build 71:
==> flow/design.v <==
module and4(in1, in2, out);
	input [3:0] in1, in2;
	output[3:0] out;
	and a1(out[0], in1[0], in2[0]);
	and a2(out[1], in1[1], in2[1]);
	and a3(out[2], in1[2], in2[2]);
	and a4(out[3], in1[3], in2[3]);
endmodule
module and16(in1, in2, out);
	input [15:0] in1, in2;
	output[15:0] out;
	and4 a11(.in1(in1[3:0]), .in2(in2[3:0]), .out(out[3:0]));
	and4 a12(.in1(in1[7:4]), .in2(in2[7:4]), .out(out[7:4]));
	and4 a13(.in1(in1[11:8]), .in2(in2[11:8]), .out(out[11:8]));
	and4 a14(.in1(in1[15:12]), .in2(in2[15:12]), .out(out[15:12]));
endmodule
module or4(in1, in2, out);
	input [3:0] in1, in2;
	output[3:0] out;
	or a1(out[0], in1[0], in2[0]);
	or a2(out[1], in1[1], in2[1]);
	or a3(out[2], in1[2], in2[2]);
	or a4(out[3], in1[3], in2[3]);
endmodule
module or16(in1, in2, out);
	input [15:0] in1, in2;
	output[15:0] out;
	or4 a11(.in1(in1[3:0]), .in2(in2[3:0]), .out(out[3:0]));
	or4 a12(.in1(in1[7:4]), .in2(in2[7:4]), .out(out[7:4]));
	or4 a13(.in1(in1[11:8]), .in2(in2[11:8]), .out(out[11:8]));
	or4 a14(.in1(in1[15:12]), .in2(in2[15:12]), .out(out[15:12]));
endmodule
module complent(in, go, CK, reset, out, busy, fin);
	input  [15:0] in;
	input  go;
	input  CK, reset;
	output reg [15:0] out;
	output reg busy;
	output reg fin;
	reg [15:0] m;
	reg [15:0] o, mm, c;
	always@(posedge CK) begin
		if(reset) begin
			busy <= 1'b0;
			fin  <= 1'b0;
		end
		else begin
			fin <= 1'b0;
			if(busy == 1'b0) begin
				if(go) begin
					o  = 16'hffff ^ in;
					mm = 16'h0001;
					c  = o & mm;
					o  = o ^ mm;
					mm = c << 1;
					out  <= o;
					m    <= mm;
					busy <= 1'b1;
				end
			end
			else if(m == 16'h0000) begin
				busy <= 1'b0;
				fin  <= 1'b1;
			end
			else begin
				out <= out ^ m;
				m   <= (out & m) << 1;
			end
		end
	end
endmodule
module adder(in1, in2, go, CK, reset, out, busy, fin);
	input [15:0] in1, in2;
	input go;
	input CK, reset;
	output reg [15:0] out;
	output reg busy;
	output reg fin;
	reg [15:0] cc;
	reg [15:0] o, c, m;
	always@(posedge CK) begin
		if(reset) begin
			busy <= 1'b0;
			fin  <= 1'b0;
		end
		else begin
			fin <= 1'b0;
			if(busy == 1'b0) begin
				if(go) begin
					o = in1 ^ in2;
					c = in1 & in2;
					c = c << 1;
					if(c == 16'h0000) begin
						busy <= 1'b0;
						fin  <= 1'b1;
					end
					else begin
						m = o & c;
						o = o ^ c;
						c = m << 1;
						busy <= 1'b1;
					end
					out <= o;
					cc  <= c;
				end
			end
			else if(cc == 16'h0000) begin
				busy <= 1'b0;
				fin  <= 1'b1;
			end
			else begin
				out <= out ^ cc;
				cc  <= (out & cc) << 1;
			end
		end
	end
endmodule
module muler(in1, in2, go, CK, reset, out, busy, fin);
	input		[15:0] in1, in2;
	input		go;
	input  		CK, reset;
	output reg	[15:0] out;
	output reg  busy;
	output reg  fin;
	reg[15:0] m1, m2;
	reg[15:0] a1, a2, o;
	always @(posedge CK) begin
		if(reset) begin
			busy <= 1'b0;
			fin  <= 1'b0;
		end
		else begin
			fin <= 1'b0;
			if(busy == 1'b0 && go == 1'b0) begin
			end
			else begin
				if(busy == 1'b0) begin
					a1 = in1;
					a2 = in2;
					o  = 16'h0000;
				end
				else begin
					a1 = m1;
					a2 = m2;
					o  = out;
				end
				if(a2[0] == 1'b1)
					o = o + a1;
				a1 = a1 << 1;
				a2 = a2 >> 1;
				m1  <= a1;
				m2  <= a2;
				out <= o;
				if(a2 == 16'h0000) begin
					busy <= 1'b0;
					fin  <= 1'b1;
				end
				else
					busy <= 1'b1;
			end
		end
	end
endmodule
module diver(in1, in2, go, CK, reset, reminder, quotient, busy, fin);
	input [15:0] in1, in2;
	input go;
	input CK, reset;
	output reg [15:0] reminder, quotient;
	output reg busy;
	output reg fin;
	reg [31:0] m1, m2;
	reg [15:0] divisor;
	reg [4:0]  cnt;
	reg [31:0] t1, t2;
	reg [15:0] d;
	reg [4:0]  n;
	always @(posedge CK) begin
		if(reset) begin
			busy <= 1'b0;
			fin  <= 1'b0;
		end
		else begin
			fin <= 1'b0;
			if(busy == 1'b0 && go == 1'b0) begin
			end
			else begin
				if(busy == 1'b0) begin
					t1 = {16'h0000, in1};
					t2 = {in2, 16'h0000};
					d  = in2;
					n  = 5'b00000;
				end
				else begin
					t1 = m1;
					t2 = m2;
					d  = divisor;
					n  = cnt;
				end
				if(n < 5'b10001) begin
					if(t1[31:16] >= d)
						t1 = t1 - t2 + 1'b1;
					t1 = t1 << 1;
					n  = n + 1'b1;
					busy <= 1'b1;
				end
				else begin
					busy <= 1'b0;
					fin  <= 1'b1;
				end
				if(n == 5'b10000) begin
					if(t1[31:16] >= d)
						t1 = t1 - t2 + 1'b1;
					reminder <= t1[31:16];
					quotient <= t1[15:0];
				end
				m1      <= t1;
				m2      <= t2;
				divisor <= d;
				cnt     <= n;
			end
		end
	end
endmodule
module mux3to8(in, in1, in2, in3, in4, in5, in6, in7, select, out);
	input [15:0] in, in1, in2, in3, in4, in5, in6, in7;
	input [2:0]  select;
	output reg [15:0] out;
	always @(*) begin
		case(select)
			3'b000:out = in;
			3'b001:out = in1;
			3'b010:out = in2;
			3'b011:out = in3;
			3'b100:out = in4;
			3'b101:out = in5;
			3'b110:out = in6;
			3'b111:out = in7;
		endcase
	end
endmodule
module alu16(CK, reset, start, instruction, inputR1, inputR2, outputR, busy, done);
	input [15:0] inputR1, inputR2;
	input [2:0] instruction;
	input CK, reset, start;
	output[15:0] outputR;
	output busy;
	output done;
	reg  [2:0]  op;
	reg  [15:0] out5, out6;
	reg         finL;
	wire [3:0]  busyL;
	wire [3:0]  finU;
	wire        go;
	wire  [15:0] out, out1, out2, out3, out4, and_o, or_o;
	assign go = start & ~busy;
	adder add(
		.in1(inputR1),
		.in2(inputR2),
		.go(go & (instruction == 3'b000)),
		.CK(CK),
		.reset(reset),
		.out(out),
		.busy(busyL[0]),
		.fin(finU[0])
	);
	complent com(
		.in(inputR1),
		.go(go & (instruction == 3'b001)),
		.CK(CK),
		.reset(reset),
		.out(out1),
		.busy(busyL[1]),
		.fin(finU[1])
	);
	muler mul(
		.in1(inputR1),
		.in2(inputR2),
		.go(go & (instruction == 3'b010)),
		.CK(CK),
		.reset(reset),
		.out(out2),
		.busy(busyL[2]),
		.fin(finU[2])
	);
	diver div(
		.in1(inputR1),
		.in2(inputR2),
		.go(go & ((instruction == 3'b011) | (instruction == 3'b100))),
		.CK(CK),
		.reset(reset),
		.reminder(out3),
		.quotient(out4),
		.busy(busyL[3]),
		.fin(finU[3])
	);
	and16 and1(inputR1, inputR2, and_o);
	or16 or1(inputR1, inputR2, or_o);
	mux3to8 outp(
		.in(out),
		.in1(out1),
		.in2(out2),
		.in3(out3),
		.in4(out4),
		.in5(out5),
		.in6(out6),
		.in7(16'h0000),
		.select(op),
		.out(outputR)
	);
	always @(posedge CK) begin
		if(reset) begin
			finL <= 1'b0;
		end
		else begin
			finL <= go & ((instruction == 3'b101) | (instruction == 3'b110) | (instruction == 3'b111));
			if(go) begin
				op   <= instruction;
				out5 <= and_o;
				out6 <= or_o;
			end
		end
	end
	assign busy = busyL[0] | busyL[1] | busyL[2] | busyL[3];
	assign done = finL | finU[0] | finU[1] | finU[2] | finU[3];
endmodule
export LEC_CHECK = 0
export CAP_MARGIN = 20
export CORE_MARGIN = 2
export CORE_UTILIZATION = 72
export CTS_CLUSTER_SIZE = 14
export PLACE_DENSITY_LB_ADDON = 0.28
export SLEW_MARGIN = 30
create_clock -name core_clock -period 6.24 [get_ports {CK}]
run.sh (not shown) runs the stock make flow with config.mk's settings and CLKGATE_MAP_FILE=.
Build 71: aborted in global routing (tool error)
--- input diff build 71..build 5 ---
-- flow/config.mk --
<<< build 71, line 8
export CAP_MARGIN = 20
export CORE_MARGIN = 2
export CORE_UTILIZATION = 72
export CTS_CLUSTER_SIZE = 14
export PLACE_DENSITY_LB_ADDON = 0.28
export SLEW_MARGIN = 30
>>> build 5, line 8
export CAP_MARGIN = 20
export CORE_MARGIN = 2
export CORE_UTILIZATION = 40
export SLEW_MARGIN = 20
==> flow/constraint.sdc <==
create_clock -name core_clock -period 7.37 [get_ports {CK}]
set_input_delay 1.4740 -clock core_clock [delete_from_list [all_inputs] [get_ports {CK}]]
set_output_delay 1.4740 -clock core_clock [all_outputs]
set_load 0.01 [all_outputs]
## What came out
Build 5 completed; timing, DRC and antenna clean. From build 5 to build 71, yosys stat cell total did not move at all. Relative to build 71, cell area after placement decreased by 0.84% in build 5. Compared with build 71, in build 5 core outline area increased about 80%, number of H-tree levels essentially unchanged, die area increased about 80%.
What build 91 does differently from build 5 at the input level:
-- flow/config.mk --
<<< build 5, line 7
export LEC_CHECK = 0
export CAP_MARGIN = 20
export CORE_MARGIN = 2
export CORE_UTILIZATION = 40
export SLEW_MARGIN = 20
>>> build 91, line 7
export LEC_CHECK = 0
export CAP_MARGIN = 20
export CELL_PAD_IN_SITES_GLOBAL_PLACEMENT = 1
export CORE_MARGIN = 2
export CORE_UTILIZATION = 40
export MIN_ROUTING_LAYER = met2
export SLEW_MARGIN = 20
==> flow/constraint.sdc <==
create_clock -name core_clock -period 7.5 [get_ports {CK}]
set_input_delay 1.5000 -clock core_clock [delete_from_list [all_inputs] [get_ports {CK}]]
set_output_delay 1.5000 -clock core_clock [all_outputs]
set_load 0.01 [all_outputs]
Notes after the runs:
In the flow results for build 5 and build 91, the setup slack is smaller on build 91.
Build 5 → build 91: final-layout clock buffer total climbed 17%, total global-route track usage now larger, non-clock buffer count rose about 13%, worst hold slack barely changed.
Measured against build 91, the power of build 5 comes out at 0.944 times the reference value.
Detail-routed net length per standard cell (build 91 vs. build 5) increases by more than 10%
Setup changes, build 91 to build 34
==> flow/config.mk <==
export PLATFORM = sky130hd
export DESIGN_NAME = alu16
export DESIGN_NICKNAME = alu16
export VERILOG_FILES = /design/flow/design.v
export SDC_FILE = /design/flow/constraint.sdc
export NUM_CORES = 4
export LEC_CHECK = 0
export CAP_MARGIN = 20
export CELL_PAD_IN_SITES_DETAIL_PLACEMENT = 2
export CELL_PAD_IN_SITES_GLOBAL_PLACEMENT = 1
export CORE_MARGIN = 2
export CORE_UTILIZATION = 40
export MAX_ROUTING_LAYER = met5
export MIN_ROUTING_LAYER = met2
export SETUP_SLACK_MARGIN = -0.5
export SLEW_MARGIN = 40
export TNS_END_PERCENT = 35
### Flow results
To summarise build 34: no stage aborted, but the layout did not pass its checks, failing on setup timing. Having completed the whole flow, build 91 delivered a layout that passed the timing, design-rule and antenna checks. Count of different cell masters after synthesis: build 91 vs build 34 identical. Compared build 34 against build 91; total power within noise. Area of the multi-input gates shrinks slightly when moving from build 91 to build 34. Build 34 vs build 91: share of total power in the clock network down in build 34. Build 91 and build 34 ended up with roughly the same source-to-sink clock delay at the later pin of the worst-skew pair.
No activity file was given, so power comes from the tool's default toggle rates.
